## top
module top(clk, rst, start,i, socin1
  ,socin2
  ,socin3
  ,socin4,
  socout1
  ,socout2
  ,socout3
  ,socout4
  ,outReady);
For scale: ~2000 cells after synthesis, ~390 flip-flops, roughly 20000 µm² of cells after synthesis.
Settings: LEC_CHECK=0, ABC_AREA=0, CAP_MARGIN=15, CORE_ASPECT_RATIO=0.64, CORE_MARGIN=2, CORE_UTILIZATION=72, CTS_CLUSTER_SIZE=72, HOLD_SLACK_MARGIN=-0.0, PLACE_DENSITY=0.35, SETUP_SLACK_MARGIN=0.85, SLEW_MARGIN=20; clock period 2.97 ns.
run.sh (not shown) runs the stock make flow with config.mk's settings and CLKGATE_MAP_FILE=.
The first run finished with negative setup slack left.
Next try:
==> flow/config.mk (replaced) <==
export PLATFORM = sky130hd
export DESIGN_NAME = top
export DESIGN_NICKNAME = top
export VERILOG_FILES = /design/flow/design.v
export SDC_FILE = /design/flow/constraint.sdc
export NUM_CORES = 4
export LEC_CHECK = 0
export CAP_MARGIN = 20
export CORE_MARGIN = 2
export CORE_UTILIZATION = 65
export PLACE_DENSITY = 0.6
export SLEW_MARGIN = 20
==> flow/constraint.sdc (replaced) <==
create_clock -name core_clock -period 2.67 [get_ports {clk}]
set_input_delay 0.5340 -clock core_clock [delete_from_list [all_inputs] [get_ports {clk}]]
set_output_delay 0.5340 -clock core_clock [all_outputs]
set_load 0.01 [all_outputs]
The new run finished but failed the layout checks on negative setup slack. Global-route usage decreases by 11 points. Utilization drops by 16 points. Final area goes down by about 8%. Setup slack improved by 0.20 ns. Via count is lower by about 23%. Maximum frequency came out higher by about 11%. Wire length decreases by 40%. Synthesized cell count does not change.

Starting RTL as in the previous note.
## top
module top(clk, rst, start,i, socin1
  ,socin2
  ,socin3
  ,socin4,
  socout1
  ,socout2
  ,socout3
  ,socout4
  ,outReady);
make LEC_CHECK=0 ABC_AREA=0 CAP_MARGIN=20 CELL_PAD_IN_SITES_DETAIL_PLACEMENT=1 CELL_PAD_IN_SITES_GLOBAL_PLACEMENT=3 CORE_MARGIN=5 CORE_UTILIZATION=18 CTS_CLUSTER_DIAMETER=355 CTS_CLUSTER_SIZE=19 GPL_ROUTABILITY_DRIVEN=0 HOLD_SLACK_MARGIN=0.24 MAX_ROUTING_LAYER=met4 SLEW_MARGIN=5 finish   # period 2.83 ns
The starting point finished but failed the layout checks on setup timing.
Then changed:
CORE_ASPECT_RATIO = 0.64   (was default)
MIN_ROUTING_LAYER = met2   (was default)
SETUP_SLACK_MARGIN = 0.37   (was default)
Effect:
- The changed run completed, yet does not pass: setup timing
- setup slack is worse by 160 ps
- non-clock buffer count rises by 45
- die area stays flat
- critical path depth is unchanged
- cell count rose by 1.7%
- design area went up by 5.8%
- register-to-register slack gets worse by 160 ps
- global-route usage goes up by 6.7 points
Then changed:
ABC_AREA = default   (was 0)
CELL_PAD_IN_SITES_DETAIL_PLACEMENT = default   (was 1)
CELL_PAD_IN_SITES_GLOBAL_PLACEMENT = default   (was 3)
CORE_ASPECT_RATIO = default   (was 0.64)
CORE_MARGIN = 2   (was 5)
CORE_UTILIZATION = 40   (was 18)
CTS_CLUSTER_DIAMETER = default   (was 355)
CTS_CLUSTER_SIZE = default   (was 19)
GPL_ROUTABILITY_DRIVEN = default   (was 0)
HOLD_SLACK_MARGIN = default   (was 0.24)
MAX_ROUTING_LAYER = default   (was met4)
MIN_ROUTING_LAYER = default   (was met2)
PLACE_DENSITY = 0.6   (was default)
SETUP_SLACK_MARGIN = default   (was 0.37)
SLEW_MARGIN = 20   (was 5)
clock period = 4.81 ns   (was 2.83 ns; I/O delays follow)
Effect:
- The changed run went through all stages and came out clean
- final area came out lower by about 13%
- setup slack gains 1900 ps
- global-route usage came out higher by 0.61 points
- non-clock buffer count came out lower by 214
- routed wire length came out lower by about 30%

## job 9842
top again, from the RTL that the note above started with.
Design top, start of the top module:
module top(clk, rst, start,i, socin1
  ,socin2
  ,socin3
  ,socin4,
  socout1
  ,socout2
  ,socout3
  ,socout4
  ,outReady);
  input i;
  input start;
  input clk;
  input rst;
  input socin1;
  input socin2;
  input socin3;
  input socin4;
  output socout1;
  output socout2;
  output socout3;
  output socout4;
  output outReady;
wire loadOut1
  ,loadOut2
  ,loadOut3
  ,loadOut4
  ,shft
  ,clrCount1
  ,loadDivide1
  ,loadDivide2
  ,loadMultiply
  ,divideDone1
  ,divideDone2
  ,multiplyDone
  ,ngtv
  ,loaded
  ,outDone;
  wire [1:0] sel2;
  CONTROLPATH z0 (
   loadOut1
  ,loadOut2
  ,loadOut3
  ,loadOut4
  ,shft
  ,clrCount1
  ,sel2
  ,loadDivide1
  ,loadDivide2
  ,loadMultiply
  ,divideDone1
  ,divideDone2
  ,multiplyDone
  ,ngtv
  ,loaded
  ,start
  ,clk
  ,rst
  ,outDone
);
 DATAPATH z1 (
   i
  ,clk
  ,rst
  ,socin1
  ,socin2
  ,socin3
  ,socin4
  ,shft
  ,loadOut1
  ,loadOut2
  ,loadOut3
  ,loadOut4
  ,clrCount1
  ,sel2
  ,loadDivide1
  ,loadDivide2
  ,loadMultiply
  ,socout1
  ,socout2
  ,socout3
  ,socout4
  ,divideDone1
  ,divideDone2
  ,multiplyDone
  ,outDone
  ,outReady
  ,loaded
  ,ngtv
);
endmodule
make LEC_CHECK=0 CAP_MARGIN=20 CORE_ASPECT_RATIO=0.73 CORE_MARGIN=2 CORE_UTILIZATION=48 CTS_CLUSTER_DIAMETER=381 GPL_ROUTABILITY_DRIVEN=0 GPL_TIMING_DRIVEN=0 PLACE_DENSITY=0.6 SLEW_MARGIN=20 finish   # period 5.0 ns
Job 9842 ended with every stage complete and zero timing, DRC or antenna violations.
Relative to job 9842, the following input files were edited for job 6389:
# job 9842
export LEC_CHECK = 0
export CAP_MARGIN = 20
export CORE_ASPECT_RATIO = 0.73
export CORE_MARGIN = 2
export CORE_UTILIZATION = 48
export CTS_CLUSTER_DIAMETER = 381
export GPL_ROUTABILITY_DRIVEN = 0
export GPL_TIMING_DRIVEN = 0
export PLACE_DENSITY = 0.6
export SLEW_MARGIN = 20
create_clock -name core_clock -period 5.0 [get_ports {clk}]
# job 6389
export LEC_CHECK = 0
export ABC_AREA = 1
export CAP_MARGIN = 30
export CELL_PAD_IN_SITES_GLOBAL_PLACEMENT = 2
export CORE_ASPECT_RATIO = 0.73
export CORE_MARGIN = 2
export CORE_UTILIZATION = 48
export CTS_CLUSTER_DIAMETER = 167
export GPL_ROUTABILITY_DRIVEN = 0
export GPL_TIMING_DRIVEN = 0
export HOLD_SLACK_MARGIN = 0.02
export MIN_ROUTING_LAYER = met2
export PLACE_DENSITY_LB_ADDON = 0.0
export SETUP_SLACK_MARGIN = 1.21
export SLEW_MARGIN = 20
create_clock -name core_clock -period 5.0 [get_ports {clk}]
Re average wire length per cell after detail routing: job 9842 was higher than job 6389.
Between job 9842 and job 6389, the post-CTS resize count is lower for job 9842.
Job 6389 did not stop at any stage, and its layout met the timing, DRC and antenna checks.
The mux contribution to synthesized area number comes out higher for job 9842 vs job 6389.
Count of multi-input combinational gates (job 9842 / job 6389): 0.78
NOTE width of the die job 9842->job 6389 increased slightly
Compared with job 9842, in job 6389 hold slack went down by 0.010 ns; number of ordinary and repair buffers in the finished layout shows an increase of 39.
Job 6389 vs job 9842 on count of buffer and inverter cells on the critical path: job 6389 is the higher one.
## Diff of input files: job 433 against job 6389
# job 6389
export LEC_CHECK = 0
export ABC_AREA = 1
export CAP_MARGIN = 30
export CELL_PAD_IN_SITES_GLOBAL_PLACEMENT = 2
export CORE_ASPECT_RATIO = 0.73
export CORE_MARGIN = 2
export CORE_UTILIZATION = 48
export CTS_CLUSTER_DIAMETER = 167
export GPL_ROUTABILITY_DRIVEN = 0
export GPL_TIMING_DRIVEN = 0
export HOLD_SLACK_MARGIN = 0.02
export MIN_ROUTING_LAYER = met2
export PLACE_DENSITY_LB_ADDON = 0.0
export SETUP_SLACK_MARGIN = 1.21
export SLEW_MARGIN = 20
create_clock -name core_clock -period 5.0 [get_ports {clk}]
# job 433
export LEC_CHECK = 0
export CAP_MARGIN = 20
export CORE_MARGIN = 2
export CORE_UTILIZATION = 41
export PLACE_DENSITY = 0.6
export SLEW_MARGIN = 20
create_clock -name core_clock -period 4.81 [get_ports {clk}]
Notes after the runs:
Period utilization (job 433 over job 6389): increase, 6.6 points. Highest metal layer with signal wires = met4: job 433; highest metal layer with signal wires = met5: job 6389. [job 433] number of core rows rose 16 relative to job 6389. On job 433: flop share of the area is 2.4 points higher than what job 6389 gave. Relative to job 6389, number of distinct library cells after synthesis has gone up in job 433. In job 433, the area fraction in and, or, nand and nor cells came out 7.5 points below the value in job 6389.
The following lists how job 9707 was set up differently from job 433:
# job 433
export LEC_CHECK = 0
export CAP_MARGIN = 20
export CORE_MARGIN = 2
export CORE_UTILIZATION = 41
export PLACE_DENSITY = 0.6
export SLEW_MARGIN = 20
create_clock -name core_clock -period 4.81 [get_ports {clk}]
# job 9707
export LEC_CHECK = 0
export ABC_AREA = 1
export CAP_MARGIN = 20
export CORE_MARGIN = 2
export CORE_UTILIZATION = 72
export PLACE_DENSITY_LB_ADDON = 0.2
export SLEW_MARGIN = 20
create_clock -name core_clock -period 3.33 [get_ports {clk}]
Notes after the runs:
Job 9707: flow complete, layout not clean; failing: setup timing
The lower area overhead of the layout relative to synthesis came out of job 433.
Higher area of the synthesized netlist per yosys stat among job 9707 and job 433: job 9707
Comparing final design area excluding fillers for job 9707 and job 433, the smaller number came from job 433.
Across both runs, number of signal-net inverters in the final layout was higher for job 9707 than for job 433.
Diff job 433 -> job 9707 | number of combinational gates with multiple inputs | up by more than a quarter
Taking job 433 as the reference point, the post-route worst setup slack of job 9707 falls by 1.11 ns.
On minimum clock period after layout, job 433 loses to job 9707.
Against job 433, detail-routed via count per cell in job 9707 rose by more than 10%.
Delta (job 9707 minus job 433): clock buffer instance count of the final layout decreased by about 8% relative to the old numbers.
Critical path capture point: z1.A6.M[11]$_DFFE_PN_ -> job 9707, z1.A6.M[12]$_DFFE_PN_ -> job 433
The following lists how job 3463 was set up differently from job 9707:
# job 9707
export LEC_CHECK = 0
export ABC_AREA = 1
export CAP_MARGIN = 20
export CORE_MARGIN = 2
export CORE_UTILIZATION = 72
export PLACE_DENSITY_LB_ADDON = 0.2
export SLEW_MARGIN = 20
create_clock -name core_clock -period 3.33 [get_ports {clk}]
# job 3463
export LEC_CHECK = 0
export CAP_MARGIN = 20
export CORE_MARGIN = 2
export CORE_UTILIZATION = 40
export PLACE_DENSITY = 0.6
export SLEW_MARGIN = 20
create_clock -name core_clock -period 3.0 [get_ports {clk}]
Results
Job 3463: flow complete, layout not clean; failing: setup timing. Job 9707 ran in full, but the layout does not pass; the checks complain about setup timing. Summary of job 3463 over job 9707: clock-cell share of area grew by 0.88 points; utilization decreased 37 points; minimum clock period after layout now larger; starting density of the core lower; final-layout non-clock buffer area share now sits at about the same level. Job 9707 ended up with met5 as its highest layer used for signal routing; job 3463 ended up with met4. Job 3463 ended up with z1.S1.out[12]$_DFFE_PN_ as its startpoint of the most critical setup path; job 9707 ended up with z1.S2.out[4]$_DFFE_PN_.
